===== flow/constraint.sdc =====
create_clock -name core_clock -period 5.29 [get_ports {clk}]
set_input_delay 1.0580 -clock core_clock [delete_from_list [all_inputs] [get_ports {clk}]]
set_output_delay 1.0580 -clock core_clock [all_outputs]
set_load 0.01 [all_outputs]

===== flow/design.v =====
module uart_rx#(
	parameter CLK_FRE 	= 50,
	parameter UART_RATE = 115200
	) (
	input 				clk,    
	input 				rst_n,
	output 	 			recv_en,	
	output reg 	[ 7:0] 	recv_data,	
	input 				rx_pin 
);
parameter  RATE_CNT = (CLK_FRE * 1000_000 / UART_RATE) - 1;
reg [10:0] clk_cnt;
localparam WAIT = 2'd0, START = 2'd1, RECV = 2'd2, STOP = 2'd3;
reg [1:0] state;
assign recv_en = clk_cnt == RATE_CNT * 3 / 2;
reg [ 7:0] recv_data_r;
reg [ 2:0] recv_cnt;
always@(posedge clk)
	if(!rst_n)begin
		state 		<= WAIT;
		clk_cnt 	<= 0;
		recv_data 	<= 0;
	end
	else
	case(state)
		WAIT:
			if(!rx_pin)begin 
				recv_cnt <= 'd0;
				state <= START;
			end
		START:begin 
			if(clk_cnt == RATE_CNT / 2)begin 
				clk_cnt <= 0;
				state <= RECV;
			end
			else
				clk_cnt <= clk_cnt + 1;
		end
		RECV:begin 
			if(clk_cnt == RATE_CNT)begin 
				clk_cnt <= 0;
				recv_data_r[recv_cnt] <= rx_pin;
				recv_cnt <= recv_cnt + 1;
				state <= (recv_cnt == 7 )?STOP : RECV ;
			end
			else
				clk_cnt <= clk_cnt + 1;
		end
		STOP:begin 
			recv_data <= recv_data_r;
			if(clk_cnt == RATE_CNT * 3 / 2)begin 
				clk_cnt <= 0;
				state <= WAIT;
			end
			else 
				clk_cnt <= clk_cnt + 1;
		end
	endcase
endmodule
module uart_tx#(
	parameter CLK_FRE 	= 50,
	parameter UART_RATE = 115200
	) (
	input 				clk,    
	input 				rst_n,
	input 				send_en ,	
	output 	 			send_busy ,	
	input 		[ 7:0] 	send_data ,	
	output reg 			tx_pin
);
parameter  RATE_CNT = (CLK_FRE * 1000_000 / UART_RATE) - 1;
reg [10:0] clk_cnt;
localparam WAIT = 2'd0, START = 2'd1, SEND = 2'd2, STOP = 2'd3;
reg [1:0] state;
assign send_busy = state != WAIT;
reg [ 7:0] send_data_r;
reg [ 2:0] send_cnt;
always@(posedge clk)
	if(!rst_n)begin
		state 	<= WAIT;
		clk_cnt <= 0;
		tx_pin 	<= 1;
	end
	else
	case(state)
		WAIT:
			if(send_en)begin 
				send_data_r <= send_data;
				send_cnt <= 'd0;
				state <= START;
			end
		START:begin 
			tx_pin <= 0;
			if(clk_cnt == RATE_CNT)begin 
				clk_cnt <= 0;
				state <= SEND;
			end
			else
				clk_cnt <= clk_cnt + 1;
		end
		SEND:begin 
			tx_pin <= send_data_r[send_cnt];
			if(clk_cnt == RATE_CNT)begin 
				clk_cnt <= 0;
				send_cnt <= send_cnt + 1;
				state <= (send_cnt == 7 )?STOP : SEND ;
			end
			else
				clk_cnt <= clk_cnt + 1;
		end
		STOP:begin 
			tx_pin <= 1;
			if(clk_cnt == RATE_CNT)begin 
				clk_cnt <= 0;
				state <= WAIT;
			end
			else
				clk_cnt <= clk_cnt + 1;
		end
	endcase
endmodule
module uart_top (
	input 		clk,    
	input 		rst_n,
	input 		uart_rx,
	output		uart_tx
);
parameter CLK_FRE 		= 50;
parameter UART_RATE 	= 115200;
localparam SEND = 2'd0, WAIT = 2'd1;
reg [1:0] state;
reg  [31:0] wait_cnt;
reg  [ 7:0] send_cnt;
reg  [ 7:0] send_data;
reg  	    send_en;
wire [ 7:0] recv_data;
wire 		recv_en;
wire 		send_busy;
parameter 	ENG_NUM  = 9; 
parameter 	CHE_NUM  = 2; 
parameter 	DATA_NUM = CHE_NUM * 3 + ENG_NUM;  
wire [ DATA_NUM * 8 - 1:0] char_data = {8'hE4,8'hBD,8'hA0,8'hE5,8'hA5,8'hBD,"  World","\r\n"};
wire [ 7:0] char_byte = (send_cnt < DATA_NUM) ? char_data[ (DATA_NUM - 1 - send_cnt) * 8 +: 8] : 8'h00;
always@(posedge clk)
	if(!rst_n)begin
		state 		<= SEND;
		wait_cnt 	<= 0;
		send_cnt 	<= 0;
		send_en 	<= 'b0;
	end
	else
	case(state)
		SEND:begin  
			if(send_cnt == DATA_NUM + 1)begin 
				send_en 	<= 'b0;
				send_cnt 	<=  0;
				state 		<= WAIT;
			end
			else if(!send_busy)begin
				send_en 	<= 'b1;
				send_data 	<= char_byte;
				send_cnt 	<= send_cnt + 1;
			end
		end
		WAIT: 
			if(wait_cnt == CLK_FRE * 1000_000)begin 
				wait_cnt <= 0;
				state <= SEND;
			end
			else begin
				send_en <= recv_en;
				send_data <= recv_data;
				wait_cnt <= wait_cnt + 1;
			end
	endcase
uart_tx #(
	.CLK_FRE 	(CLK_FRE 	),
	.UART_RATE 	(UART_RATE 	)
	)uart_tx_m0(
	.clk 		(clk 		),
	.rst_n 		(rst_n 		),
	.send_en 	(send_en 	),
	.send_busy 	(send_busy 	),
	.send_data 	(send_data 	),
	.tx_pin 	(uart_tx 	)
	);
uart_rx #(
	.CLK_FRE 	(CLK_FRE 	),
	.UART_RATE 	(UART_RATE 	)
	)uart_rx_m0(
	.clk 		(clk 		),
	.rst_n 		(rst_n 		),
	.recv_en 	(recv_en 	),
	.recv_data 	(recv_data 	),
	.rx_pin 	(uart_rx 	)
	);
endmodule

===== flow/run.sh =====
#!/bin/bash
# the make line also repeats each setting of config.mk as NAME=value (left out here)
make -C /OpenROAD-flow-scripts/flow DESIGN_CONFIG=/design/flow/config.mk WORK_HOME=/design/flow/orfs CLKGATE_MAP_FILE= finish

===== flow/config.mk =====
export PLATFORM = sky130hd
export DESIGN_NAME = uart_top
export DESIGN_NICKNAME = uart_top
export VERILOG_FILES = /design/flow/design.v
export SDC_FILE = /design/flow/constraint.sdc
export NUM_CORES = 4
export LEC_CHECK = 0
export CAP_MARGIN = 20
export CELL_PAD_IN_SITES_DETAIL_PLACEMENT = 0
export CORE_ASPECT_RATIO = 0.57
export CORE_MARGIN = 2
export CORE_UTILIZATION = 71
export CTS_CLUSTER_DIAMETER = 320
export CTS_CLUSTER_SIZE = 40
export SETUP_SLACK_MARGIN = 0.27
export SLEW_MARGIN = 20
export TNS_END_PERCENT = 80

==> results.txt, run 1 <==
On the backend side, the flow ran end to end.

The run finished with no timing, DRC or antenna violations. After detailed routing, the met2 layer carries 5160 um of wire. The worst setup path is launched from an input pin.

The first-iteration detailed-routing DRC count stands at 482. For the pin with the worst max-slew slack, the measured transition is between 0.8 and 0.9 ns. Post-CTS repair ended up resizing 0 cells. The detail route stage leaves a number of antenna-violating nets equal to 0.

In the synthesized netlist the dominant register cell turns out to be dfxtp_1. The first global-routing pass estimated 20100 um of wire. The final routed wire length divided by cell count stands at ~17 um. The time the final worst path needs with I/O delays and setup stands at 2.96 ns. The mapped netlist covers 5490 sq um. The worst hold path begins at send_data[5].

Per the synthesis report, the simple-gate share of the synthesized area is ~25%. Before antenna repair, the detailed router went through 6 iterations. The achievable clock frequency stands at around 0.34 GHz. The die covers ~8500 sq um.

For reference, the top logic cell family by area is simple AND/OR/NAND/NOR gates. The starting utilization of the core area stands at 72.5%. Counting both buffers and inverters, the worst setup path holds a total of 2. Synthesis produced between 500 and 600 cells. The Yosys chip area stands at approximately 5500 sq um.

According to the timing report, the data required time at the worst endpoint equals roughly 5.3 ns. STA classifies the critical path endpoint as a flop. The worst slew slack as a fraction of its limit stands at between 40% and 50%. The number of clock sinks seen by CTS stands at 110.

The number of antenna violations at the first check in global routing stands at 0. Detailed routing placed a total of about 1100 um of wire on met3. According to the timing report, the arrival time at the worst endpoint equals 2.94 ns.

For the worst flop-to-flop path, the logic depth is 6. The sequential-to-total area share from yosys stat stands at a little under half. The capture point of the critical path was reported as send_data[5]. Of all nets on the critical path, the largest fanout is 33. In this design, the stage delay of the slowest critical-path cell is just over 0.9 ns. In this run, distinct cell masters in the synthesized netlist total 56. The floorplan step set the die width to 120 um. VDD sags by at most 0.213 mV. TritonCTS built the clock tree. Entering global routing, the biggest net connects 34 pins. The routed layout has 4260 vias. After layout, the worst path uses between 50% and 60% of the clock period. The power report lists the combinational group at between 400 and 500 uW. In this run the critical path is formed by clkdlybuf4s50_1 -> o21ai_2 -> buf_4 -> nor2_1. In this run the power spent charging and discharging nets is slightly above 600 uW. In this run the tool buffered the top-level ports with 3 buffer cells.

After Yosys synthesis, full adders, half adders and majority gates account for between 5 and 6% of the synthesized area. The number of rows in the core area stands at 24. The final weighted congestion recorded by global placement is 0.902. Net switching is between 20% and 30% of the power. The repair_antennas step left the layout with diodes totalling 0. The post-route report lists met1 wire length as 5520 um. The total negative slack stands at 0 ns. The worst register-to-register path ends at send_data[3]. The via density per instance stands at roughly 6.1.

The die is approximately 70 um tall. The last timing report of the flow puts the setup violation total at 0. The number of max-slew violations in the final report stands at 0.

Max-cap violations in this run came to 0. The number of endpoints with negative hold slack in the final report stands at 0. The clock latency of the later-clocked register in the worst-skew pair stands at between 0.3 and 0.4 ns. Among cell families on the critical path, the largest total delay comes from buffers and inverters. The OpenROAD warning count stands at just over 40. Yosys reports that the most numerous cell types are 80 x dfxtp_1, 75 x nor2_1, 52 x nand2_1. For this design, the CTS-stage hold fixing added 0 buffers. For reference, the top cells by area after synthesis are dfxtp_1 29%, edfxtp_1 16%, xor2_1 6.7%. The clock network power stands at ~700 uW. Wires add up to around 12000 um.

Total power for the finished layout comes to 2.18 mW. Of the post-synthesis cell area, the dominant cell type holds about 29%. The cell count along the critical path stands at 4. The synthesis report gives the async set-or-reset register share as 0%. The area share of xor/xnor cells in the synthesized design stands at 9.41%. For hold timing, the worst endpoint is uart_tx_m0.send_data_r[5].

The path class of the tightest hold or removal check is flop to flop. In this run the critical register-to-register path is launched from send_cnt[0]. The number of primary I/O pins stands at 4. After clock tree synthesis, the clock-pin slew on the worst setup and hold paths is around 0.070 ns. Looking at the critical path, the single cell with the biggest stage delay is clkdlybuf4s50_1. The post-synth register bit count is ~110. The clock arrives with between 0.006 and 0.007 ns of skew. The post-synthesis compound-gate area fraction stands at 8.57%. The number of remaining DRC errors stands at 0. Power spread over the standard cell area amounts to 370 nW/um^2. The global route stage reports its total congestion overflow as 0.

Setup repair after global routing left no endpoint under its margin. The via count of the first global-routing pass stands at roughly 4000. By instance count, the leading cell after synthesis is dfxtp_1. Per the synthesis report, the dominant area consumer among library cells is dfxtp_1. The leakage power figure stands at 2.11 nW. The critical path is of the input pin to flop type. The synthesis run shows multiplexers occupying under 10% of the cell area.

The tree is rooted in a clkbuf_16. The total global routing track utilization stands at a little under a third. The portion of total power attributed to the clock network stands at between 30% and 40%. The internal power component stands at roughly 1.6 mW. The clock H-tree reported by CTS has 3 levels. The number of cells on the worst hold path is listed as 0. The number of nets produced by synthesis stands at just over 600. Sequential cells burn 48.6% of the power. The post-synthesis area per instance stands at slightly above 9 sq um. CTS added clock buffers totalling 9. The floorplan step defined a core boundary enclosing around 7600 sq um. For reference, the critical path is launched at rst_n. Combinational logic is responsible for between 10% and 20% of the overall power. The group that draws the most power in this run is registers. The count of library flops with an enable pin stands at 30. The post-synthesis cell count from yosys stands at 594. The worst-case reg-to-reg setup slack stands at 2.66 ns. Yosys printed 3 warnings. The layout-stage area growth over the synthesis result stands at 7.29%.

The maximum buffer depth of the clock tree stands at 2. The final layout net count stands at 613. The highest layer touched by signal routing is met4. Once the clock tree was built, the setup fixing pass inserted 0 buffers. Summed over all sequential cells, the power is approximately 1.1 mW.

The post-DP HPWL stands at roughly 8300 um.
-- per-stage QoR --
stage	cells	hold WS [ns]	util, %	area (sq um)	setup slack (ns)
after floorplan	594	0.400	-	5490	2.90
after detailed placement	681	0.415	73.7	5580	1.97
final	697	0.427	77.8	5890	2.33
after CTS	697	0.430	77.8	5890	2.33
after global placement	681	0.411	73.7	5580	2.07
after global routing	697	0.429	77.8	5890	2.19
-- metal layers --
metal  GRT usage, %  up-vias
met3           7.52       24
met5              0        -
met1           46.1     1968
met4           9.56        0
met2           42.9      197
li1               -     2071
-- area by class of cell --
cell class              count  area, sq um
clock buffers               9          225
well taps                 104          130
repair buffers              6         52.6
inverters                  22         82.6
fillers                   529         1680
clock inverters             7         87.6
flip-flops and latches    110         2500
multi-input cells         439         2810
==> run 2, diff against run 1 <==
ABC_AREA = 1   (was default)
CAP_MARGIN = 0   (was 20)
CELL_PAD_IN_SITES_DETAIL_PLACEMENT = default   (was 0)
CORE_ASPECT_RATIO = default   (was 0.57)
CORE_UTILIZATION = 72   (was 71)
CTS_CLUSTER_DIAMETER = 171   (was 320)
CTS_CLUSTER_SIZE = 16   (was 40)
PLACE_DENSITY = 0.4   (was default)
SETUP_SLACK_MARGIN = 1.07   (was 0.27)
SLEW_MARGIN = 40   (was 20)
TNS_END_PERCENT = default   (was 80)
clock period = 10.3 ns   (was 5.29 ns; I/O delays follow)
==> results.txt, run 2 <==
On the backend side, the flow ran end to end.

The maximum buffer depth of the clock tree came to 2 (unchanged). Among all cell types in the netlist, the one instantiated most often is nand2_1. The logic gate share of total power stands at 24.9% (+6.1 points). The worst slack at placement is 6.22 ns (+4.24 ns). The final design instance area without fill stands at 6300 sq um (+7.0%). The timing report attributes the biggest portion of critical-path delay to buffers and inverters. The number of nets produced by synthesis stands at 799 (+29%). The count of TritonRoute iterations in the first routing pass stands at 5 (-1). The clock network power stands at 264 uW (-63%). The via count of the first global-routing pass stands at 4606 (+16%). The data arrival at the endpoint of the critical path came to 3.71 ns (+0.77 ns). The post-synthesis compound-gate area fraction is 8.63% (+0.063 points). The number of antenna violations at the first check in global routing is 0 (unchanged). The global-route wire length before repair stands at 20200 um (+0.24%). The achievable clock frequency stands at approximately 0.27 GHz. The number of flip-flops and latches in the synthesized netlist stands at 110 (unchanged). The cell count along the critical path came to 5 (+1). In this run the critical register-to-register path is launched from send_cnt[0]. The area of the chip stands at 9040 sq um (+6.6%). In the synthesized netlist the dominant register cell turns out to be dfxtp_1.

The first-iteration detailed-routing DRC count stands at 439 (-8.9%). The core area is 8130 sq um (+7.5%). The largest individual stage delay along the critical path comes from the cell nor3_2. TritonCTS built the clock tree. The number of vias after detailed routing came to 5007 (+18%).

The flop-to-flop setup slack stands at 8.11 ns (+5.45 ns). The power in combinational cells is 270 uW (-34%). The number of distinct standard cells referenced by the synthesized netlist came to 50 (-11%).

For reference, the critical path is launched at rst_n. The number of max-capacitance violations reported stands at 0 (unchanged). In this design, the critical path's most frequently occurring cell is buf_4.

The worst path needs approximately 3.7 ns of the cycle, external delays included. The final-layout fill cell count was 599 (+13%). According to the timing report, the critical path is captured at uart_rx_m0.recv_data_r[5]. For the worst reg-to-reg path, the endpoint reported by OpenROAD is send_data[4]. The area share of fa/ha/maj cells after synthesis came to 4.61% (-0.59 points). The number of port buffers is 3 (unchanged). The met2 routing resource usage after global routing stands at 47.0% (+4.1 points). The worst setup skew after layout is 0.0129 ns (+0.00676 ns).

The smallest setup slack after layout was 6.61 ns (+4.28 ns). The count of cells along the worst register-to-register path came to 7 (+1). The mux cell area share after synthesis stands at 0.168% (-3.3 points).

The worst IR drop on VDD stands at 0.0948 mV (-55%). The share of synthesized cell area in and, or, nand and nor gates stands at 33.3% (+8.7 points). The leakage power figure is 2.51 nW (+19%). The total setup buffers inserted after CTS is 0 (unchanged).

The post-synthesis cell count from yosys stands at 774 (+30%). The count of buffering cells on the critical path with inverters included stands at 4 (+2). Per report_power, the top consumer among the power groups is registers. The pin slew with the least headroom to its limit stands at 0.645 ns (-0.170 ns).

Setup repair after global routing left no endpoint under its margin. The via density per instance stands at 5.63 (-8.0%). The fraction of power spent switching nets stands at 34.4% (+6.3 points).

The OpenROAD warning count stands at 41 (unchanged). In the setup report, the worst path falls into the class input pin to flop. The flow ran to the end and the layout has no timing, DRC or antenna violations. The met1 demand-to-capacity share in global routing stands at 36.8% (-9.3 points). The net switching power of the design is 373 uW (-39%). The root buffer cell chosen for the clock tree is clkbuf_8. The total power density per cell area stands at 172 nW/um^2 (-53%). The total clock buffers created by CTS was 9 (unchanged).

The largest incremental delay on the critical path came to 0.55 ns (-0.38 ns). The number of placed cells counting well taps is 874 (+28%). The portion of total power attributed to the clock network stands at 24.3% (-8.2 points).

The starting utilization of the core area stands at 73.4% (+0.87 points). The total antenna diodes in the routed design was 0 (unchanged). The post-DP HPWL stands at 8910 um (+7.9%).

The power in sequential cells was 551 uW (-48%). The endpoint required time on the critical path stands at 10.32 ns (+5.05 ns). The die width stands at 95.1 um (-21%). The final layout net count is 805 (+31%).

The final routed wire length divided by cell count stands at 13.5 um (-21%). The setup-violating endpoint count in the final report came to 0 (unchanged). The portion of synthesized cell area occupied by the leading cell type was 26.8% (-2.4 points). The worst setup path is captured at a flop. The quantity of gates resized following cts came to 0 (unchanged). The synthesis report lists the most area-consuming cells as dfxtp_1 27%, edfxtp_1 15%, nand2_1 9.2%. The cell area after placement stands at 6100 sq um (+9.4%). The async set-or-reset flop fraction in the synthesized netlist was 0% (unchanged). The number of remaining DRC errors stands at 0 (unchanged).

The worst hold path belongs to the class flop to flop. The sequential share of power stands at 50.8% (+2.2 points). The number of instances in the synthesized netlist stands at 774 (+30%). The number of endpoints with negative hold slack in the final report stands at 0 (unchanged). The commonest cells after synthesis are 146 x nand2_1, 117 x nor2_1, 86 x inv_1. Sorting the Yosys area breakdown by cell type puts at the top dfxtp_1. The worst setup path is launched from an input pin. The post-synthesis cell area stands at 5970 sq um (+8.8%). The worst slew slack as a fraction of its limit stands at 56.8% (+11 points). The number of clock sinks seen by CTS stands at 110 (unchanged).

The number of primary I/O pins was 4 (unchanged). The area share of xor/xnor cells in the synthesized design is 4.23% (-5.2 points). The internal power component is 711 uW (-55%). The global placer's final weighted congestion was 0.957 (+6.1%). The Yosys chip area came to 5970 sq um (+8.8%).

The signal on the critical path passes through clkdlybuf4s50_1 -> buf_4 -> inv_1 -> buf_4 -> nor3_2. The count of library flops with an enable pin came to 30 (unchanged). The total length of routed wires is 12000 um (+0.59%). The clock transition at the register clock pins on the worst setup and hold paths after CTS is 0.11 ns (+0.04 ns). The number of rows in the core area was 33 (+38%).

The number of hold buffers added after CTS came to 0 (unchanged). The final instance count without filler cells came to 890 (+28%). The post-synthesis area per instance stands at 7.71 sq um (-17%). The maximum net fanout on the critical path came to 32 (-3.0%). The total global routing track utilization stands at 28.0% (-2.5 points). The yosys synthesis warning count came to 3 (unchanged).

Looking at hold timing, the worst path starts from send_data[3]. The total negative slack came to 0 ns (unchanged). The largest net degree at the start of global routing stands at 33 (-2.9%). In the hold report, the worst path ends at uart_tx_m0.send_data_r[3]. The count of cells along the worst hold path was 0 (unchanged). The layout-stage area growth over the synthesis result stands at 5.55%. The met3 usage stands at 4.35% (-3.2 points). The sequential-to-total area share from yosys stat is 41.9% (-3.7 points). The depth of the CTS H-tree was 3 (unchanged). The residual overflow from global routing stands at 0 (unchanged).

The antenna violation net count after detailed routing stands at 0 (unchanged). The die height was 95.1 um (+35%). The fraction of the cycle the final worst path needs is 35.8% (-20 points). The sequential cell area is 2500 sq um (about the same). The combinational cell area excluding buffers and inverters stands at 3060 sq um (+8.8%). The number of max-slew violations in the final report stands at 0 (unchanged). The clock latency of the later-clocked register in the worst-skew pair was 0.37 ns (+0.02 ns).

The global router reports that the layer with the highest usage is met2. After synthesis, the largest family of logic cells by area is simple AND/OR/NAND/NOR gates.
run 2: layout make-up:
class                           count  share of cell area, %
Inverter                           98                   5.84
Clock inverter                      5                  0.576
Sequential cell                   110                   39.7
Timing Repair Buffer                5                  0.715
Clock buffer                       11                   2.58
Tap cell                          105                   2.08
Multi-Input combinational cell    556                   48.5
run 2: routing by layer:
layer  up-vias  wire, um
li1       2543         -
met2       117      5830
met3        20       481
met4         0       192
met1      2327      5510
met5         -         0
run 2: per-stage QoR:
stage	util (%)	hold slack, ns	total power, mW
finish	77.5	0.429	1.08
global route	77.5	0.447	1.15
CTS	77.5	0.431	1.08
detailed placement	75.0	0.406	0.826
global placement	74.8	0.402	0.808
floorplan	-	0.400	0.758
==> run 3, diff against run 2 <==
ABC_AREA = default   (was 1)
CAP_MARGIN = 20   (was 0)
CORE_UTILIZATION = 61   (was 72)
CTS_CLUSTER_DIAMETER = 267   (was 171)
CTS_CLUSTER_SIZE = default   (was 16)
PLACE_DENSITY = default   (was 0.4)
SETUP_SLACK_MARGIN = -0.87   (was 1.07)
SLEW_MARGIN = 20   (was 40)
TNS_END_PERCENT = 5   (was default)
clock period = 10.6 ns   (was 10.3 ns; I/O delays follow)
==> results.txt, run 3 <==
On the backend side, the flow ran end to end.

The depth of the CTS H-tree stands at 3 (unchanged). The number of instances in the synthesized netlist stands at 594 (-23%). The number of distinct standard cells referenced by the synthesized netlist stands at 56 (+12%). The post-route total power is 967 uW (-11%). In this run the worst setup path terminates at uart_rx_m0.recv_data_r[4]. Looking at the reg2reg group, the worst path ends at uart_tx_m0.clk_cnt[10]. The pin slew with the least headroom to its limit stands at 0.787 ns (+0.142 ns). The number of max-capacitance violations reported came to 0 (unchanged).

The startpoint identified for the worst register-to-register timing path is uart_tx_m0.clk_cnt[0]. The worst slack at placement was 6.61 ns (+0.390 ns). The number of flip-flops and latches in the synthesized netlist stands at 110 (unchanged). The area share of fa/ha/maj cells after synthesis stands at 5.20% (+0.59 points). The flop-to-flop setup slack came to 8.19 ns (+0.08 ns).

The maximum net fanout on the critical path stands at 39 (+22%). The post-synthesis cell count from yosys stands at 594 (-23%). The sequential-to-total area share from yosys stat stands at 45.6% (+3.7 points). The logic gate share of total power stands at 19.4% (-5.5 points). The number of nets produced by synthesis stands at 619 (-23%).

CTS placed an instance of clkbuf_8 at the clock tree root. The Yosys chip area was 5490 sq um (-8.1%). The area of the chip stands at 9770 sq um (+8.1%). Sorting the synthesis cell report by count puts at the top dfxtp_1.

The total power density per cell area is 167 nW/um^2 (-2.8%). The residual overflow from global routing stands at 0 (unchanged). Of the combinational cells, the family taking the most area is simple AND/OR/NAND/NOR gates. The starting utilization of the core area stands at 62.9% (-10 points).

The data arrival at the endpoint of the critical path is 3.59 ns (-0.12 ns). The worst IR drop on VDD came to 0.0750 mV (-21%). The number of max-slew violations in the final report is 0 (unchanged). The leakage power figure stands at 2.06 nW (-18%). The fraction of power spent switching nets was 29.1% (-5.4 points). The flow ran to the end and the layout has no timing, DRC or antenna violations. The portion of synthesized cell area occupied by the leading cell type stands at 29.2% (+2.4 points). The post-synthesis compound-gate area fraction stands at 8.57% (-0.063 points). The number of placed cells counting well taps was 685 (-22%).

The net switching power of the design was 281 uW (-25%). The via count of the first global-routing pass is 3760 (-18%). The count of cells along the worst register-to-register path was 5 (-2). The async set-or-reset flop fraction in the synthesized netlist stands at 0% (unchanged). TritonCTS built the clock tree.

The cell count along the critical path came to 4 (-1). The sequential share of power is 54.0% (+3.2 points). The total antenna diodes in the routed design stands at 0 (unchanged). The total setup buffers inserted after CTS is 0 (unchanged). The area share of xor/xnor cells in the synthesized design was 9.41% (+5.2 points). The quantity of gates resized following cts came to 0 (unchanged). The internal power component stands at 686 uW (-3.5%). The die height is 98.9 um (+4.0%). The via density per instance stands at 5.77 (+2.6%). STA reports the tightest min-delay check as being of type flop to flop.

Derived from the worst setup path, the maximum achievable clock frequency is between 0.2 and 0.3 GHz. The post-DP HPWL is 7100 um (-20%). The clock latency of the later-clocked register in the worst-skew pair stands at 0.37 ns (about the same). The number of rows in the core area stands at 34 (+3.0%). The kind of cell with the highest combined delay along the critical path is buffers and inverters. The final layout net count was 613 (-24%). The post-synthesis area per instance came to 9.24 sq um (+20%). The total length of routed wires stands at 9900 um (-18%). The cell type that accounts for the most area after synthesis is dfxtp_1. The maximum buffer depth of the clock tree is 2 (unchanged). After synthesis, the most frequently instantiated cells are 80 x dfxtp_1, 75 x nor2_1, 52 x nand2_1. The worst setup path is captured at a flop. The share of synthesized cell area in and, or, nand and nor gates was 24.5% (-8.7 points). The count of cells along the worst hold path stands at 0 (unchanged).

The OpenROAD warning count stands at 41 (unchanged). The die width came to 98.9 um (+4.0%). The total negative slack stands at 0 ns (unchanged). The post-synthesis cell area stands at 5490 sq um (-8.1%). The antenna violation net count after detailed routing is 0 (unchanged).

For the finished layout, the period the worst path requires is approximately 3.6 ns. The yosys synthesis warning count was 3 (unchanged). The worst setup path is launched from an input pin. The number of clock sinks seen by CTS stands at 110 (unchanged).

The core area stands at 8720 sq um (+7.2%). The final routed wire length divided by cell count stands at 14.1 um (+4.6%). The power in combinational cells stands at 187 uW (-31%). The number of port buffers is 3 (unchanged). The largest net degree at the start of global routing stands at 40 (+21%). The count of library flops with an enable pin stands at 30 (unchanged). The hold slack came to 0.423 ns (-0.00516 ns). The power in sequential cells is 522 uW (-5.3%).

The number of endpoints with negative hold slack in the final report stands at 0 (unchanged). STA shows the worst min-delay path finishing at uart_tx_m0.send_data_r[2]. Per the STA report, the cell with the highest stage delay on the worst path is a21oi_1. The global placer's final weighted congestion stands at 0.826 (-14%).

The cell sequence reported for the critical path is clkdlybuf4s50_1 -> buf_4 -> nand3_1 -> a21oi_1. The first-iteration detailed-routing DRC count came to 152 (-65%). The mux cell area share after synthesis was 3.44% (+3.3 points).

The number of remaining DRC errors stands at 0 (unchanged). The setup-violating endpoint count in the final report stands at 0 (unchanged). The worst hold path begins at send_data[2]. The smallest setup slack after layout was 7.03 ns (+0.416 ns). The number of hold buffers added after CTS was 0 (unchanged).

The final instance count without filler cells stands at 701 (-21%). The critical path is of the input pin to flop type. Setup repair after global routing left no endpoint under its margin. The layout-stage area growth over the synthesis result stands at 5.40%. The worst slew slack as a fraction of its limit is 47.5% (-9.3 points).

The clock network power is 257 uW (-3%). The most critical setup path has its startpoint at rst_n. The number of vias after detailed routing was 4048 (-19%).

The count of buffering cells on the critical path with inverters included stands at 2 (-2). The total clock buffers created by CTS is 9 (unchanged). The largest part of the power goes to registers.

The worst setup skew after layout came to 0.0129 ns (+0.0000639 ns). The fraction of the cycle the final worst path needs stands at 33.7% (-2.1 points). The number of primary I/O pins is 4 (unchanged).

The endpoint required time on the critical path was 10.61 ns (+0.29 ns). The global-route wire length before repair stands at 17100 um (-15%). The clock transition at the register clock pins on the worst setup and hold paths after CTS came to 0.11 ns (about the same). The largest incremental delay on the critical path was 0.57 ns (+0.02 ns). The number of antenna violations at the first check in global routing came to 0 (unchanged). The count of TritonRoute iterations in the first routing pass stands at 5 (unchanged).

The total global routing track utilization stands at 21.1% (-6.9 points). Post-synth the commonest register cell is dfxtp_1. The portion of total power attributed to the clock network stands at 26.6% (+2.3 points).

Ranked by total cell area, the synthesized netlist is headed by dfxtp_1 29%, edfxtp_1 16%, xor2_1 6.7%.
[run 3: area by class of cell]
type | instances | area, sq um
Tap cell | 108 | 135
Clock buffer | 9 | 124
Fill cell | 709 | 2940
Multi-Input combinational cell | 439 | 2810
Timing Repair Buffer | 6 | 52.6
Clock inverter | 7 | 80.1
Inverter | 22 | 82.6
Sequential cell | 110 | 2500
[run 3: through the flow]
step,util (%),cell area [sq um]
2_1_floorplan,-,5490
3_3_place_gp,64.0,5580
3_5_place_dp,64.0,5580
4_1_cts,66.3,5790
5_1_grt,66.3,5790
6_report,66.3,5790
[run 3: metal layers]
layer	share of wire, %	routed length [um]	up-vias	global-route usage, %
met5	0	0	-	0
met1	47	4670	1918	26.6
met4	1.1	107	0	7.17
met2	50	4910	52	36.3
met3	2.1	209	11	4.11
li1	-	-	2067	-
==> run 4, diff against run 3 <==
ABC_AREA = 1   (was default)
CELL_PAD_IN_SITES_DETAIL_PLACEMENT = 1   (was default)
CELL_PAD_IN_SITES_GLOBAL_PLACEMENT = 2   (was default)
CORE_ASPECT_RATIO = 0.55   (was default)
CORE_MARGIN = 3   (was 2)
CORE_UTILIZATION = 40   (was 61)
CTS_CLUSTER_DIAMETER = 73   (was 267)
CTS_CLUSTER_SIZE = 26   (was default)
GPL_ROUTABILITY_DRIVEN = 1   (was default)
HOLD_SLACK_MARGIN = 0.04   (was default)
SETUP_SLACK_MARGIN = default   (was -0.87)
SLEW_MARGIN = 35   (was 20)
TNS_END_PERCENT = 20   (was 5)
clock period = 20.0 ns   (was 10.6 ns; I/O delays follow)
==> results.txt, run 4 <==
On the backend side, the flow ran end to end.

The smallest setup slack after layout is 14.38 ns (+7.36 ns). The total power density per cell area stands at 95.4 nW/um^2 (-43%). The number of hold buffers added after CTS stands at 0 (unchanged). The worst setup path is captured at a flop. The global-route wire length before repair was 27900 um (+63%). The portion of total power attributed to the clock network stands at 28.3% (+1.7 points). The net switching power of the design stands at 223 uW (-21%). The power in sequential cells stands at 288 uW (-45%).

The worst setup skew after layout is 0.0113 ns (-0.00163 ns). The layout-stage area growth over the synthesis result stands at 8.68%. The total clock buffers created by CTS was 9 (unchanged).

The number of max-slew violations in the final report stands at 0 (unchanged). The mux cell area share after synthesis stands at 0.168% (-3.3 points). The number of remaining DRC errors was 0 (unchanged).

The area share of xor/xnor cells in the synthesized design stands at 4.23% (-5.2 points). The die width is 171 um (+73%). The achievable clock frequency stands at between 0.15 and 0.2 GHz. The number of primary I/O pins is 4 (unchanged). The number of clock sinks seen by CTS stands at 110 (unchanged). The clock transition at the register clock pins on the worst setup and hold paths after CTS came to 0.08 ns (-0.03 ns). The sequential-to-total area share from yosys stat came to 41.9% (-3.7 points). For reference, the most critical setup path is categorized as input pin to flop. The hold slack stands at 0.417 ns (-0.00612 ns). The cell count along the critical path was 4 (unchanged). The critical path's slowest stage uses the library cell nor3_2.

The total setup buffers inserted after CTS stands at 0 (unchanged). The total negative slack is 0 ns (unchanged). The number of max-capacitance violations reported came to 0 (unchanged). nand2_1 is the most common cell in the netlist. Grouping stages by cell kind, the critical path spends the most delay in buffers and inverters. The group that draws the most power in this run is registers. The final layout net count stands at 805 (+31%). The total global routing track utilization stands at 21.4% (+0.26 points). The number of vias after detailed routing stands at 5000 (+24%). The fraction of power spent switching nets stands at 36.0% (+6.9 points). The post-DP HPWL stands at 13300 um (+87%). The global placer's final weighted congestion is 0.870 (+5.4%). The power in combinational cells came to 156 uW (-17%). The launch point of the critical path was reported as rst_n. dfxtp_1 takes more of the synthesized area than any other cell.

The endpoint required time on the critical path came to 19.99 ns (+9.38 ns). The number of flip-flops and latches in the synthesized netlist stands at 110 (unchanged). The clock network power was 175 uW (-32%). The largest incremental delay on the critical path stands at 0.64 ns (+0.07 ns). The count of cells along the worst register-to-register path was 6 (+1). Looking at the reg2reg group, the worst path ends at uart_rx_m0.recv_data_r[1].

The quantity of gates resized following cts stands at 0 (unchanged). The worst slack at placement stands at 13.84 ns (+7.23 ns). The data arrival at the endpoint of the critical path is 5.60 ns (+2.01 ns).

The Yosys chip area is 5970 sq um (+8.8%). TritonCTS built the clock tree. By area the synthesized netlist is led by dfxtp_1 27%, edfxtp_1 15%, nand2_1 9.2%. The commonest cells after synthesis are 146 x nand2_1, 117 x nor2_1, 86 x inv_1. The post-synthesis compound-gate area fraction stands at 8.63% (+0.063 points). The residual overflow from global routing stands at 0 (unchanged). The area share of fa/ha/maj cells after synthesis came to 4.61% (-0.59 points).

The number of endpoints with negative hold slack in the final report came to 0 (unchanged). The count of TritonRoute iterations in the first routing pass stands at 4 (-1). The yosys synthesis warning count came to 3 (unchanged). The starting utilization of the core area came to 41.8% (-21 points). The via count of the first global-routing pass is 5010 (+33%). The post-synthesis cell count from yosys stands at 774 (+30%). The share of synthesized cell area in and, or, nand and nor gates came to 33.3% (+8.7 points). The post-synthesis area per instance was 7.71 sq um (-17%).

The flow ran to the end and the layout has no timing, DRC or antenna violations. STA classifies the critical path startpoint as an input pin. The total length of routed wires stands at 16900 um (+71%). The via density per instance is 5.14 (-11%). The total antenna diodes in the routed design stands at 0 (unchanged).

The count of buffering cells on the critical path with inverters included was 3 (+1). The final routed wire length divided by cell count came to 17.4 um (+23%). The pin slew with the least headroom to its limit came to 0.697 ns (-0.0894 ns).

The number of antenna violations at the first check in global routing was 0 (unchanged). The capture point of the critical path was reported as uart_rx_m0.recv_data_r[2]. STA lists the startpoint of the worst register-to-register path as uart_rx_m0.recv_cnt[0]. The number of instances in the synthesized netlist was 774 (+30%). The logic gate share of total power came to 25.3% (+5.9 points). The largest net degree at the start of global routing was 28 (-30%). The number of distinct standard cells referenced by the synthesized netlist stands at 50 (-11%).

The clock latency of the later-clocked register in the worst-skew pair stands at 0.35 ns (-0.02 ns). The OpenROAD warning count is 41 (unchanged). In the hold report, the worst path ends at uart_tx_m0.send_data_r[0].

The count of cells along the worst hold path came to 0 (unchanged). The async set-or-reset flop fraction in the synthesized netlist stands at 0% (unchanged). Per the hold report, the tightest min-delay path originates at send_data[0]. The sequential share of power stands at 46.5% (-7.5 points).

The number of port buffers is 3 (unchanged). The fraction of the cycle the final worst path needs is 28.1% (-5.6 points). The number of nets produced by synthesis stands at 799 (+29%). The flop-to-flop setup slack stands at 17.60 ns (+9.41 ns). The die height stands at 96.6 um (-2.3%). The portion of synthesized cell area occupied by the leading cell type was 26.8% (-2.4 points). Checking hold timing, the worst path is listed with class flop to flop.

The report lists the cells along the critical path as clkdlybuf4s50_1 -> buf_4 -> inv_1 -> nor3_2. The internal power component is 396 uW (-42%). The area of the chip stands at 16500 sq um (+69%).

The depth of the CTS H-tree stands at 3 (unchanged). Setup repair after global routing left no endpoint under its margin. The post-synthesis cell area was 5970 sq um (+8.8%). The antenna violation net count after detailed routing is 0 (unchanged). The tree is rooted in a clkbuf_16. The count of library flops with an enable pin was 30 (unchanged). The core area came to 14300 sq um (+64%). The worst slew slack as a fraction of its limit stands at 53.2% (+5.7 points). The synthesis report names the predominant flop master as dfxtp_1. The setup-violating endpoint count in the final report stands at 0 (unchanged). The maximum buffer depth of the clock tree stands at 2 (unchanged). The first-iteration detailed-routing DRC count is 360 (+140%).

The worst IR drop on VDD came to 0.0560 mV (-25%). The number of rows in the core area was 32 (-5.9%). The time the final worst path needs with I/O delays and setup stands at ~5.6 ns. By area, the combinational part of the netlist is dominated by simple AND/OR/NAND/NOR gates. The maximum net fanout on the critical path came to 21 (-46%).

The leakage power figure stands at 2.55 nW (+24%).
[run 4: layer usage]
layer  track usage, %  part of all wire, %
met1             37.0                   60
met2             26.1                   36
met3             4.29                  3.4
met4             3.93                 0.67
met5                0                    0
[run 4: layout make-up]
| type | instances | area [sq um] |
|---|---|---|
| fillers | 1769 | 7800 |
| multi-input cells | 556 | 3060 |
| flip-flops and latches | 110 | 2500 |
| inverters | 98 | 368 |
| well taps | 187 | 234 |
| clock buffers | 10 | 229 |
| clock inverters | 6 | 53.8 |
| repair buffers | 5 | 45.0 |
[run 4: per-stage QoR]
stage | total power, mW | instances | instance area [sq um] | utilization, %
after detailed placement | 0.445 | 956 | 6190 | 43.3
after CTS | 0.621 | 972 | 6480 | 45.3
after floorplan | 0.391 | 774 | 5970 | -
after global routing | 0.658 | 972 | 6490 | 45.4
final | 0.619 | 972 | 6490 | 45.4
after global placement | 0.438 | 956 | 6190 | 43.3
==> run 5, diff against run 4 <==
CELL_PAD_IN_SITES_DETAIL_PLACEMENT = default   (was 1)
CELL_PAD_IN_SITES_GLOBAL_PLACEMENT = default   (was 2)
CORE_ASPECT_RATIO = 0.71   (was 0.55)
CORE_MARGIN = 2   (was 3)
CTS_CLUSTER_DIAMETER = 272   (was 73)
CTS_CLUSTER_SIZE = default   (was 26)
GPL_ROUTABILITY_DRIVEN = default   (was 1)
GPL_TIMING_DRIVEN = 0   (was default)
HOLD_SLACK_MARGIN = default   (was 0.04)
SLEW_MARGIN = 20   (was 35)
TNS_END_PERCENT = 40   (was 20)
==> results.txt, run 5 <==
On the backend side, the flow ran end to end.

The setup-violating endpoint count in the final report stands at 0 (unchanged). The number of port buffers was 3 (unchanged). On the critical path the largest part of the delay comes from buffers and inverters. The launch point of the worst register-to-register path is recorded as send_cnt[0].

Global routing put the most usage on met1. The met2 routing resource usage after global routing is 21.9% (-4.2 points). The die height stands at 107 um (+11%). The data arrival at the endpoint of the critical path was 5.81 ns (+0.21 ns). For this design, the slowest cell found on the critical path is nor3_1. The met1 demand-to-capacity share in global routing stands at 27.0% (-10 points).

The largest incremental delay on the critical path stands at 0.86 ns (+0.22 ns). The count of TritonRoute iterations in the first routing pass is 6 (+2). Setup repair after global routing left no endpoint under its margin. The worst IR drop on VDD stands at 0.0529 mV (-5.5%). For reference, the critical path is captured by uart_tx_m0.send_data_r[3]. The number of hold buffers added after CTS stands at 0 (unchanged). The number of max-slew violations in the final report stands at 0 (unchanged). The number of remaining DRC errors stands at 0 (unchanged). The met3 usage stands at 3.11% (-1.2 points). The via density per instance stands at 4.90 (-4.8%). The net switching power of the design was 195 uW (-12%). The mux cell area share after synthesis stands at 0.168% (unchanged). The area share of fa/ha/maj cells after synthesis was 4.61% (unchanged). The worst hold path belongs to the class flop to flop. STA classifies the critical path startpoint as an input pin. The async set-or-reset flop fraction in the synthesized netlist was 0% (unchanged).

The internal power component stands at 395 uW (-0.33%). Looking at the gate-level netlist, the highest instance count belongs to nand2_1. The combinational cell area excluding buffers and inverters is 3050 sq um (-0.16%). The largest net degree at the start of global routing stands at 18 (-36%). The clock network power was 164 uW (-6%).

Ranked by power, first place goes to registers. The via count of the first global-routing pass was 4334 (-13%). The number of endpoints with negative hold slack in the final report was 0 (unchanged).

The flop-to-flop setup slack stands at 17.79 ns (+0.19 ns). The post-DP HPWL was 9430 um (-29%). The power in combinational cells stands at 147 uW (-6%). The number of antenna violations at the first check in global routing was 0 (unchanged). The sequential share of power stands at 47.1% (+0.6 points). The count of cells along the worst hold path came to 0 (unchanged). Among the non-sequential cells, simple AND/OR/NAND/NOR gates take the most area. The die width was 149 um (-13%). The number of distinct standard cells referenced by the synthesized netlist is 50 (unchanged). The layout-stage area growth over the synthesis result stands at 9.22%. TritonCTS built the clock tree. The number of clock sinks seen by CTS stands at 110 (unchanged).

The logic gate share of total power stands at 25.0% (-0.3 points). The time the final worst path needs with I/O delays and setup stands at 5.84 ns (+0.224 ns). The number of primary I/O pins stands at 4 (unchanged).

Per the CTS log, the root buffer master is clkbuf_16. The post-route total power stands at 590 uW (-4.7%). The total power density per cell area is 90.4 nW/um^2 (-5.2%). The global-route wire length before repair stands at 21300 um (-24%).

The portion of synthesized cell area occupied by the leading cell type is 26.8% (unchanged). The share of synthesized cell area in and, or, nand and nor gates came to 33.3% (unchanged). The maximum net fanout on the critical path stands at 10 (-52%). The count of cells along the worst register-to-register path is 8 (+2). The number of rows in the core area is 37 (+16%). The starting utilization of the core area was 41.1% (-0.70 points). Per STA, the startpoint of the critical path is rst_n. The number of vias after detailed routing was 4837 (-3.3%). The final-layout fill cell count was 1481 (-16%). The endpoint required time on the critical path stands at 19.97 ns (-0.02 ns). The final layout net count is 813 (+0.99%). The maximum buffer depth of the clock tree stands at 2 (unchanged). The global placer's final weighted congestion stands at 0.885 (+1.7%). For the worst reg-to-reg path, the endpoint reported by OpenROAD is send_data[4]. The number of instances in the synthesized netlist stands at 774 (unchanged). The portion of total power attributed to the clock network stands at 27.9% (-0.4 points). STA classifies the critical path endpoint as a flop.

The total clock buffers created by CTS came to 9 (unchanged). The total global routing track utilization is 16.6% (-4.7 points). The yosys synthesis warning count stands at 3 (unchanged). The total negative slack is 0 ns (unchanged).

The core area came to 14500 sq um (+1.7%). The total antenna diodes in the routed design was 0 (unchanged). The first-iteration detailed-routing DRC count came to 366 (+1.7%). The number of flip-flops and latches in the synthesized netlist is 110 (unchanged). The final routed wire length divided by cell count came to 12.6 um (-28%). The quantity of gates resized following cts was 0 (unchanged).

The area share of xor/xnor cells in the synthesized design was 4.23% (unchanged). The worst slew slack as a fraction of its limit is 32.8% (-20 points). The total setup buffers inserted after CTS stands at 0 (unchanged). The fraction of the cycle the final worst path needs came to 29.2% (+1.1 points). STA lists the startpoint of the worst hold path as send_data[2]. The post-synthesis compound-gate area fraction came to 8.63% (unchanged). The worst setup skew after layout came to 0.00598 ns (-0.00532 ns). Sorting the synthesized cells by how often they occur yields 146 x nand2_1, 117 x nor2_1, 86 x inv_1. The post-synthesis cell count from yosys stands at 774 (unchanged). The residual overflow from global routing stands at 0 (unchanged).

By startpoint and endpoint, the worst setup path is classified as input pin to flop. Per the synth stats, the flop cell with the highest instance count is dfxtp_1. The area of the chip stands at 15900 sq um (-3.4%). The final design instance area without fill stands at 6520 sq um (+0.50%). The achievable clock frequency came to 0.171 GHz (-3.8%). The leakage power figure stands at 2.55 nW (+0.26%).

The number of nets produced by synthesis stands at 799 (unchanged). The sequential cell area is 2500 sq um (about the same). The total length of routed wires stands at 12400 um (-27%). The OpenROAD warning count stands at 39 (-4.9%).

The post-synthesis cell area was 5970 sq um (unchanged). The cell area after placement came to 6250 sq um (+0.89%). In this run the critical path is formed by clkdlybuf4s50_1 -> inv_1 -> clkbuf_1 -> nor3_1. The depth of the CTS H-tree is 3 (unchanged). The fraction of power spent switching nets stands at 33.1% (-2.9 points). The biggest area contributor in the post-synthesis netlist is dfxtp_1. The clock latency of the later-clocked register in the worst-skew pair was 0.35 ns (about the same). The Yosys chip area came to 5970 sq um (unchanged). The clock transition at the register clock pins on the worst setup and hold paths after CTS stands at 0.07 ns (about the same). The endpoint of the worst hold path is reported as uart_tx_m0.send_data_r[2].

The final core utilization stands at 44.9% (-0.53 points). By area the synthesized netlist is led by dfxtp_1 27%, edfxtp_1 15%, nand2_1 9.2%. The power in sequential cells was 278 uW (-3%). The run finished with no timing, DRC or antenna violations.

The number of max-capacitance violations reported stands at 0 (unchanged). The pin slew with the least headroom to its limit stands at 1.00 ns (+0.303 ns). The count of library flops with an enable pin came to 30 (unchanged).

The cell count along the critical path is 4 (unchanged). The sequential-to-total area share from yosys stat came to 41.9% (unchanged). The post-synthesis area per instance was 7.71 sq um (unchanged). The antenna violation net count after detailed routing was 0 (unchanged). The count of buffering cells on the critical path with inverters included is 3 (unchanged).
==> run 5: stage by stage <==
step | hold slack (ns) | worst slack (ns) | instances
3_5_place_dp | 0.405 | 13.65 | 972
3_3_place_gp | 0.404 | 13.64 | 972
6_report | 0.415 | 14.16 | 988
4_1_cts | 0.417 | 14.01 | 988
5_1_grt | 0.423 | 13.98 | 988
2_1_floorplan | 0.400 | 14.70 | 774
==> run 5: routing by layer <==
metal / vias up / part of all wire (%)
met1: 2167 / 57
met2: 103 / 37
met3: 11 / 5.3
met4: 0 / 1.2
li1: 2556 / -
met5: - / 0
==> run 5: final cells by class <==
type                    count  share of cell area (%)
repair buffers              3                   0.460
multi-input cells         556                    46.8
plain buffers              10                   0.921
well taps                 195                    3.74
clock buffers              10                    3.51
clock inverters             6                   0.576
flip-flops and latches    110                    38.4
inverters                  98                    5.64
==> run 6, diff against run 5 <==
ABC_AREA = default   (was 1)
CORE_ASPECT_RATIO = default   (was 0.71)
CORE_UTILIZATION = 72   (was 40)
CTS_CLUSTER_DIAMETER = 104   (was 272)
GPL_TIMING_DRIVEN = default   (was 0)
SETUP_SLACK_MARGIN = 0.47   (was default)
TNS_END_PERCENT = default   (was 40)
clock period = 5.71 ns   (was 20.0 ns; I/O delays follow)
==> results.txt, run 6 <==
On the backend side, the flow ran end to end.

The share of synthesized cell area in and, or, nand and nor gates stands at 24.5% (-8.7 points). The die height came to 91.3 um (-15%). The number of endpoints with negative hold slack in the final report stands at 0 (unchanged). The total clock buffers created by CTS stands at 9 (unchanged). The total antenna diodes in the routed design is 0 (unchanged).

The number of primary I/O pins is 4 (unchanged). The depth of the CTS H-tree stands at 3 (unchanged). TritonCTS built the clock tree.

The total negative slack stands at 0 ns (unchanged). The mux cell area share after synthesis is 3.44% (+3.3 points). The worst setup path is captured at a flop. The post-synthesis cell area was 5490 sq um (-8.1%). The flop-to-flop setup slack came to 3.28 ns (-14.51 ns). Sorting the synthesized cells by how often they occur yields 80 x dfxtp_1, 75 x nor2_1, 52 x nand2_1. The via density per instance stands at 5.87 (+20%).

The number of antenna violations at the first check in global routing is 0 (unchanged). The fraction of power spent switching nets is 28.9% (-4.2 points). The number of clock sinks seen by CTS stands at 110 (unchanged). The number of vias after detailed routing came to 4064 (-16%). The count of buffering cells on the critical path with inverters included stands at 1 (-2). The power in sequential cells came to 972 uW (+250%).

The die width stands at 91.3 um (-39%). The area share of xor/xnor cells in the synthesized design was 9.41% (+5.2 points). The global-route wire length before repair stands at 17000 um (-20%). The via count of the first global-routing pass is 3928 (-9.4%). The post-DP HPWL was 6970 um (-26%). The sequential-to-total area share from yosys stat is 45.6% (+3.7 points). The achievable clock frequency stands at ~0.35 GHz. The number of port buffers came to 3 (unchanged). The starting utilization of the core area stands at 74.9% (+34 points). The worst register-to-register path ends at uart_tx_m0.clk_cnt[10]. The async set-or-reset flop fraction in the synthesized netlist stands at 0% (unchanged).

The total power density per cell area stands at 300 nW/um^2 (+230%). The count of TritonRoute iterations in the first routing pass came to 5 (-1). The endpoint required time on the critical path stands at 5.71 ns (-14.26 ns).

The worst slew slack as a fraction of its limit stands at 50.4% (+18 points). The number of nets produced by synthesis stands at 619 (-23%). The area of the chip was 8340 sq um (-48%). STA classifies the critical path startpoint as an input pin. The largest individual stage delay along the critical path comes from the cell clkdlybuf4s50_1. The number of hold buffers added after CTS was 0 (unchanged). Clock tree synthesis selected as its root buffer the cell clkbuf_8. The worst IR drop on VDD came to 0.220 mV (+320%). The fraction of the cycle the final worst path needs stands at 50.3% (+21 points). The post-synthesis compound-gate area fraction stands at 8.57% (-0.063 points). The number of max-capacitance violations reported stands at 0 (unchanged). The clock network power stands at 409 uW (+150%).

The maximum net fanout on the critical path came to 23 (+13). The run finished with no timing, DRC or antenna violations. The number of instances in the synthesized netlist stands at 594 (-23%). The hold slack stands at 0.414 ns (-0.00101 ns).

The power in combinational cells stands at 343 uW (+130%). The area share of fa/ha/maj cells after synthesis was 5.20% (+0.59 points). The largest net degree at the start of global routing stands at 33 (+15). Among all flip-flop cells after synthesis, the most frequent one is dfxtp_1. The global placer's final weighted congestion is 0.844 (-4.7%). The yosys synthesis warning count stands at 3 (unchanged). The number of rows in the core area was 31 (-16%). In the post-synthesis netlist, the cell with the most instances is dfxtp_1. Looking at hold timing, the worst path starts from send_data[0]. The first-iteration detailed-routing DRC count stands at 277 (-24%). Per STA, the worst path accumulates the most delay in the family buffers and inverters. The portion of total power attributed to the clock network came to 23.7% (-4.2 points). The worst setup skew after layout stands at 0.0146 ns (+0.00864 ns).

The total length of routed wires stands at 9640 um (-22%). The net switching power of the design stands at 498 uW (+160%). The OpenROAD warning count stands at 41 (+5.1%). The number of max-slew violations in the final report stands at 0 (unchanged).

The number of remaining DRC errors stands at 0 (unchanged). Among the non-sequential cells, simple AND/OR/NAND/NOR gates take the most area. The quantity of gates resized following cts came to 0 (unchanged). The post-synthesis area per instance came to 9.24 sq um (+20%). The final-layout fill cell count was 519 (-65%). The cell count along the critical path is 3 (-1). The internal power component was 1.23 mW (+210%). The count of cells along the worst register-to-register path was 5 (-3).

The capture point of the critical path was reported as uart_rx_m0.recv_data_r[7]. STA reports the tightest min-delay check as being of type flop to flop. The pin slew with the least headroom to its limit is 0.744 ns (-0.257 ns). Setup repair after global routing left no endpoint under its margin. The core area stands at 7330 sq um (-50%). The setup path with the least slack is of type input pin to flop.

The sequential share of power stands at 56.4% (+9.3 points). The post-synthesis cell count from yosys stands at 594 (-23%). The synthesis report lists the most area-consuming cells as dfxtp_1 29%, edfxtp_1 16%, xor2_1 6.7%. In this run the critical register-to-register path is launched from uart_tx_m0.clk_cnt[0]. The number of flip-flops and latches in the synthesized netlist stands at 110 (unchanged). The dominant power group in this design is registers. The count of cells along the worst hold path came to 0 (unchanged). The layout-stage area growth over the synthesis result stands at 4.54%.

The total global routing track utilization came to 24.6% (+8.0 points). The clock transition at the register clock pins on the worst setup and hold paths after CTS was 0.10 ns (+0.03 ns). The residual overflow from global routing stands at 0 (unchanged). The count of library flops with an enable pin was 30 (unchanged). The portion of synthesized cell area occupied by the leading cell type came to 29.2% (+2.4 points). The maximum buffer depth of the clock tree was 2 (unchanged).

The data arrival at the endpoint of the critical path is 2.87 ns (-2.94 ns). The time the final worst path needs with I/O delays and setup stands at 2.87 ns. The antenna violation net count after detailed routing came to 0 (unchanged). STA shows the worst min-delay path finishing at uart_tx_m0.send_data_r[0].

In this run the worst setup path begins at rst_n. The leakage power figure stands at 2.04 nW (-20%). The final instance count without filler cells stands at 692 (-30%).

The number of distinct standard cells referenced by the synthesized netlist was 56 (+12%). In this run the critical path is formed by clkdlybuf4s50_1 -> nand3_1 -> a21oi_1. The final layout net count stands at 613 (-25%).

The largest incremental delay on the critical path stands at 0.93 ns (+0.07 ns). dfxtp_1 takes more of the synthesized area than any other cell. The logic gate share of total power is 19.9% (-5.1 points). The clock latency of the later-clocked register in the worst-skew pair is 0.37 ns (+0.02 ns).

The Yosys chip area stands at 5490 sq um (-8.1%). The total setup buffers inserted after CTS is 0 (unchanged). The number of placed cells counting well taps stands at 676 (-30%). The setup-violating endpoint count in the final report stands at 0 (unchanged).

The final routed wire length divided by cell count stands at 13.9 um (+11%).
## run 6: area by class of cell
class	count	area [sq um]	area share, %
Clock buffer	11	133	2.31
Clock inverter	5	35.0	0.611
Inverter	22	82.6	1.44
Multi-Input combinational cell	439	2810	49.0
Sequential cell	110	2500	43.6
Tap cell	99	124	2.16
Timing Repair Buffer	6	52.6	0.916
## run 6: per-stage QoR
step	util, %	power [mW]	setup WS [ns]	area [sq um]
after floorplan	-	1.25	3.24	5490
after global placement	76.0	1.32	2.54	5570
after detailed placement	76.0	1.33	2.43	5570
after CTS	78.3	1.74	2.82	5740
after global routing	78.3	1.83	2.65	5740
final	78.3	1.72	2.84	5740
## run 6: per-layer routing
| layer | up-vias | wire, um | GRT usage (%) |
|---|---|---|---|
| met5 | - | 0 | 0 |
| met4 | 0 | 133 | 8.08 |
| met3 | 13 | 256 | 4.48 |
| met2 | 59 | 4900 | 43.3 |
| met1 | 1925 | 4350 | 30.4 |
| li1 | 2067 | - | - |
==> run 7, diff against run 6 <==
CELL_PAD_IN_SITES_DETAIL_PLACEMENT = 0   (was default)
CORE_ASPECT_RATIO = 1.12   (was default)
CTS_CLUSTER_DIAMETER = 320   (was 104)
CTS_CLUSTER_SIZE = 40   (was default)
SETUP_SLACK_MARGIN = 0.85   (was 0.47)
SLEW_MARGIN = 10   (was 20)
TNS_END_PERCENT = 80   (was default)
clock period = 3.38 ns   (was 5.71 ns; I/O delays follow)
==> results.txt, run 7 <==
On the backend side, the flow ran end to end.

The number of endpoints with negative hold slack in the final report is 0 (unchanged). The length of routed met3 wiring came to 273 um (+6.6%). The total length of routed wires came to 9890 um (+2.6%). The worst setup path is launched from a flop.

The capture point of the critical path was reported as send_data[0]. The clock network power stands at 962 uW (+140%). The worst setup skew after layout stands at 0.0171 ns (+0.00245 ns). The via density per instance stands at 6.05 (+2.9%). Per STA, the library cell used most along the worst path is nor2_1. Among the non-sequential cells, simple AND/OR/NAND/NOR gates take the most area. The count of cells along the worst hold path was 0 (unchanged). The number of port buffers stands at 3 (unchanged). Looking at area per cell type in the netlist, the leader is dfxtp_1. The flop-to-flop setup slack was 1.01 ns (-2.27 ns). The Yosys chip area was 5490 sq um (unchanged). The cell count along the critical path was 6 (+3). The area growth from synthesis to layout is 6.11%.

The sequential-to-total area share from yosys stat stands at 45.6% (unchanged). The number of nets produced by synthesis stands at 619 (unchanged). The number of max-slew violations in the final report came to 0 (unchanged). The worst slew slack as a fraction of its limit came to 50.2% (-0.24 points). The share of synthesized cell area in and, or, nand and nor gates stands at 24.5% (unchanged). Note that the worst hold path type here is flop to flop. The worst hold path begins at send_data[5].

The number of rows in the core area stands at 33 (+6.5%). The power in sequential cells stands at 1.64 mW (+69%). The achievable clock frequency stands at around 0.42 GHz.

The data arrival at the endpoint of the critical path stands at 2.38 ns (-0.49 ns). The starting utilization of the core area stands at 74.7% (-0.19 points). The internal power component was 2.30 mW (+88%). The post-synthesis compound-gate area fraction stands at 8.57% (unchanged). The clock transition at the register clock pins on the worst setup and hold paths after CTS came to 0.11 ns (about the same). The number of primary I/O pins came to 4 (unchanged).

The setup-violating endpoint count in the final report stands at 0 (unchanged). The number of vias after detailed routing stands at 4123 (+1.5%). The yosys synthesis warning count came to 3 (unchanged). The portion of total power attributed to the clock network was 30.1% (+6.4 points). The post-synthesis cell count from yosys is 594 (unchanged). The endpoint identified for the worst register-to-register timing path is send_data[0]. Clock tree synthesis selected as its root buffer the cell clkbuf_8. The number of instances in the synthesized netlist was 594 (unchanged). The fraction of the cycle the final worst path needs is 70.1% (+20 points). The post-synthesis area per instance stands at 9.24 sq um (unchanged). The final routed wire length divided by cell count was 14.5 um (+4.1%). The net switching power of the design stands at 899 uW (+80%). The total power density per cell area stands at 550 nW/um^2 (+83%).

The total clock buffers created by CTS stands at 9 (unchanged). The post-DP HPWL came to 6940 um (-0.45%). The clock latency of the later-clocked register in the worst-skew pair stands at 0.38 ns (about the same). The endpoint required time on the critical path stands at 3.39 ns (-2.32 ns). The fraction of power spent switching nets stands at 28.1% (-0.82 points). The number of remaining DRC errors is 0 (unchanged). The sum of routed wire segments on met1 stands at 4430 um (+1.8%). The quantity of gates resized following cts stands at 0 (unchanged). The power in combinational cells stands at 598 uW (+74%). The via count of the first global-routing pass is 3938 (+0.25%).

TritonCTS built the clock tree. The maximum buffer depth of the clock tree stands at 2 (unchanged). The number of flip-flops and latches in the synthesized netlist stands at 110 (unchanged). The count of library flops with an enable pin stands at 30 (unchanged).

The final instance count without filler cells stands at 682 (-1.4%). The count of cells along the worst register-to-register path stands at 6 (+1). The logic gate share of total power was 18.7% (-1.2 points). Per the timing report, the most critical flop-to-flop path originates at send_cnt[0]. The sequential share of power stands at 51.3% (-5.1 points). The pin slew with the least headroom to its limit stands at 0.742 ns (-0.00208 ns). The number of antenna violations at the first check in global routing stands at 0 (unchanged). The count of buffering cells on the critical path with inverters included came to 1 (unchanged).

The number of hold buffers added after CTS was 0 (unchanged). The area of the chip stands at 8340 sq um (about the same). The die width was 86.5 um (-5.3%). The total antenna diodes in the routed design stands at 0 (unchanged). The residual overflow from global routing stands at 0 (unchanged). The post-synthesis cell area is 5490 sq um (unchanged). STA classifies the critical path endpoint as a flop.

The total global routing track utilization stands at 25.6% (+0.98 points). The largest net degree at the start of global routing is 33 (unchanged). The number of clock sinks seen by CTS came to 110 (unchanged). The number of placed cells counting well taps stands at 666 (-1.5%). Ranked by power, first place goes to registers.

The depth of the CTS H-tree was 3 (unchanged). The routed design could run at a clock period as short as between 2 and 2.5 ns. The slowest stage of the critical path is the dfxtp_1 cell. The run finished with no timing, DRC or antenna violations. The worst IR drop on VDD stands at 0.292 mV (+32%). The count of TritonRoute iterations in the first routing pass is 4 (-1).

The worst hold path terminates at uart_tx_m0.send_data_r[5]. The final-layout fill cell count came to 506 (-2.5%). For reference, the top cells by count after synthesis are 80 x dfxtp_1, 75 x nor2_1, 52 x nand2_1. The global placer's final weighted congestion came to 0.930 (+10%). The OpenROAD warning count was 41 (unchanged). The first-iteration detailed-routing DRC count is 147 (-47%). The total negative slack was 0 ns (unchanged). Setup repair after global routing left no endpoint under its margin.

The core area stands at 7350 sq um (+0.26%). For reference, the most critical setup path is categorized as flop to flop. Walking the worst path, the cells encountered are inv_1 -> ha_1 -> and4_1 -> nor2_1 -> a21oi_1 -> nor2_1. The portion of synthesized cell area occupied by the leading cell type was 29.2% (unchanged). The number of max-capacitance violations reported stands at 0 (unchanged). The number of distinct standard cells referenced by the synthesized netlist is 56 (unchanged). The antenna violation net count after detailed routing stands at 0 (unchanged). The final core utilization stands at 79.2% (+0.97 points). The die height stands at 96.4 um (+5.6%).

Among cell families on the critical path, the largest total delay comes from simple AND/OR/NAND/NOR gates. The largest incremental delay on the critical path came to 0.66 ns (-0.27 ns). The detailed router used layers up to and including met4.

The total setup buffers inserted after CTS stands at 0 (unchanged). The mux cell area share after synthesis was 3.44% (unchanged). The async set-or-reset flop fraction in the synthesized netlist came to 0% (unchanged).

The global-route wire length before repair was 17200 um (+1.2%). The leakage power figure is 2.09 nW (+2.3%). The met2 routed wirelength stands at 4980 um (+1.6%). Looking at the cell usage after synthesis, the top flip-flop cell is dfxtp_1. For reference, the critical path is launched at send_cnt[0]. dfxtp_1 is the most common cell in the netlist.

The area share of xor/xnor cells in the synthesized design stands at 9.41% (unchanged). The final layout net count was 615 (+0.33%). The maximum net fanout on the critical path came to 17 (-26%).

The main area contributors are dfxtp_1 29%, edfxtp_1 16%, xor2_1 6.7%. The area share of fa/ha/maj cells after synthesis came to 5.20% (unchanged).
[run 7: stage by stage]
step	hold WS [ns]	total power [mW]	cell area [sq um]	worst slack [ns]
final	0.434	3.20	5820	1.01
after global routing	0.435	3.36	5820	0.877
after CTS	0.431	3.21	5820	0.927
after detailed placement	0.406	2.26	5570	0.907
after global placement	0.404	2.23	5570	0.983
after floorplan	0.400	2.11	5490	1.20
[run 7: metal layers]
metal,global-route usage [%],vias up
met1,30.3,1956
met4,12.0,0
met2,46.2,72
met3,3.14,23
li1,-,2072
met5,0,-
[run 7: layout make-up]
class | count | area [sq um] | share of cell area (%)
clock buffer | 9 | 124 | 2.13
clock inverter | 7 | 126 | 2.17
inverter | 22 | 82.6 | 1.42
multi-input combinational | 439 | 2810 | 48.3
sequential | 110 | 2500 | 43.0
tap | 87 | 109 | 1.87
timing repair buffer | 8 | 67.6 | 1.16
==> run 8, diff against run 7 <==
CELL_PAD_IN_SITES_DETAIL_PLACEMENT = default   (was 0)
CORE_ASPECT_RATIO = 0.91   (was 1.12)
CTS_CLUSTER_DIAMETER = 104   (was 320)
CTS_CLUSTER_SIZE = 14   (was 40)
PLACE_DENSITY_LB_ADDON = 0.15   (was default)
SETUP_SLACK_MARGIN = 0.92   (was 0.85)
SLEW_MARGIN = 20   (was 10)
TNS_END_PERCENT = default   (was 80)
clock period = 3.12 ns   (was 3.38 ns; I/O delays follow)
==> results.txt, run 8 <==
On the backend side, the flow ran end to end.

The internal power component stands at 2.42 mW (+5.2%). The number of rows in the core area stands at 30 (-9.1%). Looking at the cell usage after synthesis, the top flip-flop cell is dfxtp_1.

The hold slack stands at 0.431 ns (-0.00287 ns). Per the timing report, the most critical flop-to-flop path originates at uart_tx_m0.clk_cnt[1]. The endpoint required time on the critical path stands at 3.20 ns (-0.19 ns). The area of the chip stands at 8340 sq um (about the same).

The setup-violating endpoint count in the final report is 0 (unchanged). The share of synthesized cell area in and, or, nand and nor gates stands at 24.5% (unchanged). The maximum net fanout on the critical path stands at 3 (-14). The die width stands at 95.5 um (+10%). The global-route wire length before repair stands at 17800 um (+3.4%). The total global routing track utilization stands at 26.8% (+1.3 points). The final-layout fill cell count stands at 493 (-2.6%). The number of vias after detailed routing is 4245 (+3.0%). The number of endpoints with negative hold slack in the final report was 0 (unchanged). The clock latency of the later-clocked register in the worst-skew pair stands at 0.36 ns (-0.02 ns). The portion of synthesized cell area occupied by the leading cell type was 29.2% (unchanged).

The total power density per cell area came to 577 nW/um^2 (+5.0%). The via count of the first global-routing pass stands at 3942 (+0.10%). The final routed wire length divided by cell count stands at 15.2 um (+4.6%). The OpenROAD warning count stands at 39 (-4.9%). The total antenna diodes in the routed design stands at 0 (unchanged). The fraction of power spent switching nets stands at 28.4% (+0.27 points). Clock tree synthesis selected as its root buffer the cell clkbuf_8.

The number of clock sinks seen by CTS stands at 110 (unchanged). The clock network power stands at 899 uW (-6.5%). The count of library flops with an enable pin stands at 30 (unchanged). The pin slew with the least headroom to its limit is 0.766 ns (+0.0240 ns).

The first-iteration detailed-routing DRC count stands at 347 (+140%). The data arrival at the endpoint of the critical path was 2.19 ns (-0.19 ns). The achievable clock frequency came to 0.473 GHz (+12%). The layout-stage area growth over the synthesis result stands at 6.72%. STA classifies the critical path startpoint as a flop. The startpoint identified for the worst hold timing path is send_data[1]. The combinational cell area excluding buffers and inverters stands at 2840 sq um (+0.89%).

Per the timing report, the most critical flop-to-flop path finishes at uart_tx_m0.send_cnt[1]. The cell count along the critical path stands at 6 (unchanged). The post-DP HPWL stands at 7210 um (+3.9%). Yosys instantiated no cell more often than dfxtp_1. The die height was 87.3 um (-9.5%). The launch point of the critical path was reported as uart_tx_m0.clk_cnt[1]. The fraction of the cycle the final worst path needs is 67.8% (-2.3 points).

The core area stands at 7430 sq um (+1.1%). The final layout net count came to 618 (+0.49%). The number of instances in the synthesized netlist stands at 594 (unchanged). The total negative slack stands at 0 ns (unchanged). The number of antenna violations at the first check in global routing is 0 (unchanged). The number of nets produced by synthesis was 619 (unchanged). The Yosys chip area stands at 5490 sq um (unchanged). The setup path with the least slack is of type flop to flop. The logic gate share of total power is 20.5% (+1.8 points). By area the synthesized netlist is led by dfxtp_1 29%, edfxtp_1 16%, xor2_1 6.7%.

For reference, the critical path is captured by uart_tx_m0.send_cnt[1]. The depth of the CTS H-tree is 3 (unchanged). The power in combinational cells was 693 uW (+16%).

The flop-to-flop setup slack stands at 1.01 ns (about the same). The worst slew slack as a fraction of its limit stands at 48.6% (-1.6 points). The count of cells along the worst register-to-register path was 6 (unchanged). The worst IR drop on VDD stands at 0.347 mV (+19%). The yosys synthesis warning count stands at 3 (unchanged). The run finished with no timing, DRC or antenna violations. The post-synthesis area per instance stands at 9.24 sq um (unchanged). The area share of xor/xnor cells in the synthesized design stands at 9.41% (unchanged). Summed over all instances, the cell type with the most area after synthesis is dfxtp_1.

The total length of routed wires stands at 10500 um (+6.5%). The antenna violation net count after detailed routing was 0 (unchanged). The post-synthesis cell area stands at 5490 sq um (unchanged). The count of TritonRoute iterations in the first routing pass stands at 5 (+1). The endpoint of the worst hold path is reported as uart_tx_m0.send_data_r[1]. The number of primary I/O pins stands at 4 (unchanged).
[run 8: through the flow]
stage | setup slack [ns] | utilization (%) | area (sq um) | instances | power, mW
2_1_floorplan | 0.935 | - | 5490 | 594 | 2.28
4_1_cts | 0.926 | 78.3 | 5820 | 692 | 3.36
6_report | 1.01 | 78.8 | 5860 | 694 | 3.38
3_5_place_dp | 0.530 | 75.2 | 5590 | 676 | 2.46
3_3_place_gp | 0.706 | 75.2 | 5590 | 676 | 2.41
5_1_grt | 0.914 | 78.8 | 5860 | 694 | 3.53
[run 8: timing repair]
action / 4_1_cts / 5_1_grt
cloned: 0 / 0
pin swaps: 0 / 2
setup buffers: 0 / 2
endpoints found under the hold margin: 0 / 0
endpoints found under the setup margin: 59 / 60
gates resized: 7 / 6
[run 8: final cells by class]
cell class	count	area share (%)
repair buffers	11	1.79
clock inverters	4	1.22
clock buffers	12	2.31
multi-input cells	439	48.4
flip-flops and latches	110	42.8
inverters	22	1.41
well taps	96	2.05
[run 8: layer usage]
| metal | GRT usage, % | wire [um] |
|---|---|---|
| met5 | 0 | 0 |
| met4 | 9.22 | 281 |
| met3 | 6.75 | 509 |
| met2 | 44.8 | 5200 |
| met1 | 34.0 | 4540 |
Power and IR drop assume default switching activity.
